## fifo
module fifo(input wire clk,reset,wr,rd, input wire[15:0] d_in, output wire full,empty, output wire[15:0] d_out);
	wire[3:0] front,rear;
	wire[15:0] t;
	wire front_inc,rear_inc,full_,empty_;
	full_empty f0(front,rear,full,empty);
	invert i0(full,full_);
	invert i1(empty,empty_);
	and2 a1(wr,full_,front_inc);
	bin_counter bc0(clk,reset,front_inc,front);
	and2 a2(rd,empty_,rear_inc);
	bin_counter bc1(clk,reset,rear_inc,rear);
	memory m0(clk, reset, front_inc, rear_inc, front, rear, d_in, t);
	dfr16 d0(clk, reset, t, d_out);
endmodule
For scale: roughly 2100 cells after synthesis, about 280 flip-flops, about 38 I/O pins, about 14000 µm² of cells after synthesis.
make LEC_CHECK=0 ABC_AREA=1 CAP_MARGIN=20 CELL_PAD_IN_SITES_GLOBAL_PLACEMENT=0 CORE_MARGIN=2 CORE_UTILIZATION=72 CTS_CLUSTER_DIAMETER=363 CTS_CLUSTER_SIZE=22 HOLD_SLACK_MARGIN=0.29 PLACE_DENSITY=0.65 SLEW_MARGIN=40 TNS_END_PERCENT=90 finish   # period 3.0 ns
run.sh (not shown) runs the stock make flow with config.mk's settings and CLKGATE_MAP_FILE=.
The first run reached the layout checks and failed them: negative setup slack.
Change:
ABC_AREA = unset   (was 1)
CELL_PAD_IN_SITES_GLOBAL_PLACEMENT = unset   (was 0)
CTS_CLUSTER_DIAMETER = unset   (was 363)
CTS_CLUSTER_SIZE = 25   (was 22)
HOLD_SLACK_MARGIN = unset   (was 0.29)
PLACE_DENSITY = unset   (was 0.65)
PLACE_DENSITY_LB_ADDON = 0.01   (was unset)
SETUP_SLACK_MARGIN = 0.67   (was unset)
SLEW_MARGIN = 20   (was 40)
TNS_END_PERCENT = unset   (was 90)
clock period = 3.46 ns   (was 3.0 ns; I/O delays follow)
With this change the flow completed, yet does not pass: max-capacitance violations, max-slew violations, negative setup slack.
Non-clock buffer count shrinks by 7.
Via count went down by 14%.
Die area decreases by 12%.
Setup slack improves by 0.20 ns.
Count of clock-buffer cells in the layout climbs by 20.
Change:
CTS_CLUSTER_SIZE = 31   (was 25)
PLACE_DENSITY = 0.6   (was unset)
PLACE_DENSITY_LB_ADDON = unset   (was 0.01)
SETUP_SLACK_MARGIN = unset   (was 0.67)
clock period = 3.59 ns   (was 3.46 ns; I/O delays follow)
This time the run completed without violations.
Final area goes down by 14%.
Clock-buffer cell count rises by 3.
Worst hold slack hardly moves.
Die area is unchanged.
Core utilization came out lower by 13 points.
Setup slack gets better by 0.23 ns.
Global-route usage is lower by 5.3 points.
Critical path depth falls by 5.
Change:
ABC_AREA = 1   (was unset)
CORE_UTILIZATION = 70   (was 72)
PLACE_DENSITY = unset   (was 0.6)
SETUP_SLACK_MARGIN = 0.74   (was unset)
clock period = 2.8 ns   (was 3.59 ns; I/O delays follow)
=> With this change the flow stopped in clock tree synthesis (4_1_cts) on DPL-0033; synthesized cell count rises by well over a third; die size rises by about a fifth; synthesized area rises by about a fifth.

---

## sierra
fifo again, from the RTL that the note above started with.
Settings: LEC_CHECK=0, ABC_AREA=1, CAP_MARGIN=25, CELL_PAD_IN_SITES_DETAIL_PLACEMENT=0, CORE_ASPECT_RATIO=1.82, CORE_MARGIN=4, CORE_UTILIZATION=40, CTS_CLUSTER_SIZE=10, GPL_TIMING_DRIVEN=1, MAX_ROUTING_LAYER=met5, MIN_ROUTING_LAYER=met1, PLACE_DENSITY=0.6, SETUP_SLACK_MARGIN=-0.12, SLEW_MARGIN=35, TNS_END_PERCENT=60; clock period 5.0 ns.
The inputs of indigo differ from those of sierra as listed below.
==> flow/config.mk <==
export PLATFORM = sky130hd
export DESIGN_NAME = fifo
export DESIGN_NICKNAME = fifo
export VERILOG_FILES = /design/flow/design.v
export SDC_FILE = /design/flow/constraint.sdc
export NUM_CORES = 4
export LEC_CHECK = 0
export CAP_MARGIN = 20
export CORE_MARGIN = 2
export CORE_UTILIZATION = 40
export PLACE_DENSITY = 0.6
export SLEW_MARGIN = 20
Notes after the runs:
- indigo ran to completion and came out clean on the timing, DRC and antenna checks.
- The flow did not stop early for sierra: all stages ran, and the layout cleared the timing, DRC and antenna checks.
- The sequential share of cell area of indigo exceeds that of sierra by 4.5 points.
- Looking at global-route wire length before repair across both flows, indigo is the stronger of the two, with sierra trailing.
- Higher total power among indigo and sierra: sierra
- Changes observed in indigo relative to sierra: count of plain and timing-repair buffers in the layout saw a decrease, minimum clock period after layout down 260 ps, TritonCTS buffer count fell 12%.
- Changes observed in indigo relative to sierra: cell count now sits lower, clock edge transition at the registers on the reported setup and hold paths now sits at about the same level.
- Placed standard-cell area on indigo is down relative to sierra.
The inputs of nickel differ from those of indigo as listed below.
--- a/flow/config.mk
+++ b/flow/config.mk
@@ -8,5 +8,8 @@
 export CAP_MARGIN = 20
-export CORE_MARGIN = 2
-export CORE_UTILIZATION = 40
-export PLACE_DENSITY = 0.6
+export CELL_PAD_IN_SITES_DETAIL_PLACEMENT = 1
+export CORE_ASPECT_RATIO = 0.5
+export CORE_MARGIN = 3
+export CORE_UTILIZATION = 42
+export MIN_ROUTING_LAYER = met2
+export PLACE_DENSITY_LB_ADDON = 0.05
 export SLEW_MARGIN = 20
Results
- Topmost layer with routed signal wires = met4: indigo; topmost layer with routed signal wires = met5: nickel
- nickel against indigo: depth of the most critical reg-to-reg path climbed 3, final cell count went down by 1.2%.
- Lower final cell utilization of the core was reported by indigo, not nickel.
- Compared to indigo, nickel has non-clock buffer count 5 higher.
diff inputs: nickel => ember
==> flow/config.mk <==
export PLATFORM = sky130hd
export DESIGN_NAME = fifo
export DESIGN_NICKNAME = fifo
export VERILOG_FILES = /design/flow/design.v
export SDC_FILE = /design/flow/constraint.sdc
export NUM_CORES = 4
export LEC_CHECK = 0
export CAP_MARGIN = 20
export CORE_MARGIN = 2
export CORE_UTILIZATION = 70
export CTS_CLUSTER_SIZE = 31
export SLEW_MARGIN = 20
==> flow/constraint.sdc <==
create_clock -name core_clock -period 2.8 [get_ports {clk}]
set_input_delay 0.5600 -clock core_clock [delete_from_list [all_inputs] [get_ports {clk}]]
set_output_delay 0.5600 -clock core_clock [all_outputs]
set_load 0.01 [all_outputs]
==> comparison <==
Out of nickel and ember, the only run to close with the timing, DRC and antenna checks passing was nickel. Summary of ember over nickel: power share of the combinational group has increased, async set-reset flop share out of synthesis has remained practically unchanged. Min arrival time at the worst endpoint across nickel and ember: ember.
Power and IR drop assume default switching activity.
